== v33 ==
==> flow/design.v (excerpt) <==
module booth(
    input clk,
    input load,
    input reset,
    input [31:0] M,  
    input [31:0] Q,  
    output reg [63:0] P,  
    output done           
    );
Size in the first run: ~3,800 cells after synthesis, ~130 flip-flops, about 0.019 sq mm of cells after synthesis.
clock: 3.34 ns
lec_check: 0
abc_area: 1
cap_margin: 20
core_margin: 2
core_utilization: 72
cts_cluster_diameter: 199
cts_cluster_size: 96
setup_slack_margin: -0.31
slew_margin: 20
run.sh (not shown) runs the stock make flow with config.mk's settings and CLKGATE_MAP_FILE=.
v33 is listed as incomplete: the tool reported an error in global routing and the run ended there.
Relative to v33, the following input files were edited for v44:
Settings: clearing ABC_AREA, which used to be 1; clearing SETUP_SLACK_MARGIN, which used to be -0.31; swapping 72 for 42 in CORE_UTILIZATION; swapping 96 for 98 in CTS_CLUSTER_SIZE; putting CORE_ASPECT_RATIO at 0.5 where nothing was set; swapping 199 for 183 in CTS_CLUSTER_DIAMETER; swapping 3.34 for 10.0 in the clock period (ns, I/O delays scaled along).
[summary]
The final layout from v44, which completed every stage, passed the timing, design-rule and antenna checks at the end of the flow. v33 → v44: die extent in x climbed about 60%, synthesized cell count dropped about 44%. Compared with v33, in v44 site row count decreased 18%, height of the chip now sits lower, area of the core climbed about 34%, final RePlAce weighted congestion decreased about 24%. Measured against v44, the distinct cell type count after synthesis of v33 comes out at 0.52 times the reference value.
Relative to v44, the following input files were edited for v3:
Settings: CORE_MARGIN changed from 2 to 9; GPL_ROUTABILITY_DRIVEN newly set to 0; CELL_PAD_IN_SITES_GLOBAL_PLACEMENT newly set to 1; CORE_UTILIZATION changed from 42 to 40; MAX_ROUTING_LAYER newly set to met4; CTS_CLUSTER_SIZE changed from 98 to 31; CTS_CLUSTER_DIAMETER changed from 183 to 136; CORE_ASPECT_RATIO changed from 0.5 to 0.7; SETUP_SLACK_MARGIN newly set to 0.11.
Notes after the runs:
The total power reported for v3 is greater than that of v44 by about 0.9%.
Re total net switching power: v44 and v3 aren't equal, and the lower value belongs to v44.
Taking v44 as the reference point, the switching share of power of v3 rises by 1.0 points.
Final cell area excluding filler cells: v44 vs v3 — no meaningful difference
Per the comparison of v3 with v44, sequential share of layout area now sits at about the same level; remaining max-slew budget at the tightest pin moved up; filler-free cell count of the finished design saw little to no change.
Compared with v44, v3 shows a lower clock distribution power.
> inputs changed (v3 -> v30)
Settings: changing CORE_MARGIN from 9 to 2; removing MAX_ROUTING_LAYER (formerly met4); changing CTS_CLUSTER_DIAMETER from 136 to 376; removing GPL_ROUTABILITY_DRIVEN (formerly 0); removing CORE_ASPECT_RATIO (formerly 0.7); changing CTS_CLUSTER_SIZE from 31 to 98; removing SETUP_SLACK_MARGIN (formerly 0.11); removing CELL_PAD_IN_SITES_GLOBAL_PLACEMENT (formerly 1); setting PLACE_DENSITY to 0.95 for the first time.
Findings:
Diff v3 -> v30: number of clock buffers in the layout increased 2, clock share of power increased 0.8 points, area of the die decreased about 13%, area growth from synthesis to final layout increased 0.16 points.
Input changes introduced in v20 (baseline for comparison: v30):
Settings: a deleted CTS_CLUSTER_SIZE that had been 98; a deleted CTS_CLUSTER_DIAMETER that had been 376; a deleted PLACE_DENSITY that had been 0.95; a change of the clock period (ns, I/O delays scaled along) from 10.0 to 6.53.
[summary]
- Relative area change from synthesis to final layout up 0.26 points in v20 wrt v30
- Summary of v20 over v30: met1 routing resource usage after global routing moved up; sum of routed wire segments on met1 now larger; routed wire length now sits higher.
- Going from v30 to v20, highest cell delay on the worst timing path about even, time the final worst path needs with I/O delays and setup fell 0.39 ns, sequential power rose about 50%.

* * *

The RTL this note starts from:
==> flow/design.v <==
`timescale 1ns / 1ps
module booth(
    input clk,
    input load,
    input reset,
    input [31:0] M,  
    input [31:0] Q,  
    output reg [63:0] P,  
    output done           
    );
    reg signed [63:0] A;                
    reg signed [31:0] Q_temp;            
    reg signed [31:0] M_temp;            
    reg [4:0] Count;                       
    reg Q_minus_one;                     
    always @(posedge clk)
    begin
        if (reset == 1) 
        begin
            A = 64'b0;
            Q_minus_one = 0;
            P = 64'b0;
            Q_temp = 32'b0;
            M_temp = 32'b0;
            Count = 5'd16;
        end
        else if (load == 1)
        begin
            Q_temp = Q;
            M_temp = M;
            A = 64'b0;    
            Q_minus_one = 0;  
            Count = 5'd16;    
        end
        else if (Count > 5'd0)
        begin
            case ({Q_temp[1:0], Q_minus_one})
                3'b000, 3'b111:   
                    begin
                    end
                3'b001, 3'b010:   
                    begin
                        A = A + {{32{M_temp[31]}}, M_temp};
                    end
                3'b011:   
                    begin
                        A = A + ({{32{M_temp[31]}}, M_temp} << 1); 
                    end
                3'b100:   
                    begin
                        A = A - ({{32{M_temp[31]}}, M_temp} << 1); 
                    end
                3'b101, 3'b110:   
                    begin
                        A = A - {{32{M_temp[31]}}, M_temp}; 
                    end
            endcase
            Q_minus_one = Q_temp[1];
            Q_temp = {A[1:0], Q_temp[31:2]};   
            A = {A[63], A[63:2]};   
            Count = Count - 1'b1;
        end
        else
        begin
            Count = 5'b0;
        end
        P = {A[31:0], Q_temp};
    end
    assign done = (Count == 5'd0);
endmodule
make LEC_CHECK=0 ABC_AREA=0 CAP_MARGIN=10 CELL_PAD_IN_SITES_DETAIL_PLACEMENT=2 CORE_MARGIN=4 CORE_UTILIZATION=40 CTS_CLUSTER_DIAMETER=129 GPL_ROUTABILITY_DRIVEN=0 GPL_TIMING_DRIVEN=1 HOLD_SLACK_MARGIN=0.27 MAX_ROUTING_LAYER=met4 MIN_ROUTING_LAYER=met2 PLACE_DENSITY_LB_ADDON=0.29 SETUP_SLACK_MARGIN=0.7 SLEW_MARGIN=20 finish   # period 5.93 ns
The first run did not get past global routing, error GRT-0116.
Edit:
- ABC_AREA: 0 -> default
- CAP_MARGIN: 10 -> 25
- CELL_PAD_IN_SITES_GLOBAL_PLACEMENT: default -> 3
- CORE_ASPECT_RATIO: default -> 0.7
- CORE_MARGIN: 4 -> 9
- CTS_CLUSTER_DIAMETER: 129 -> 136
- CTS_CLUSTER_SIZE: default -> 77
- GPL_TIMING_DRIVEN: 1 -> default
- HOLD_SLACK_MARGIN: 0.27 -> -0.01
- PLACE_DENSITY_LB_ADDON: 0.29 -> 0.08
- SETUP_SLACK_MARGIN: 0.7 -> default
- clock period: 5.93 -> 10.0 ns (I/O delays scaled with it)
=> The new run failed in global routing; synthesized area is unchanged; synthesized cell count stays the same; die area rose by roughly a tenth.
No activity file was given, so power comes from the tool's default toggle rates.
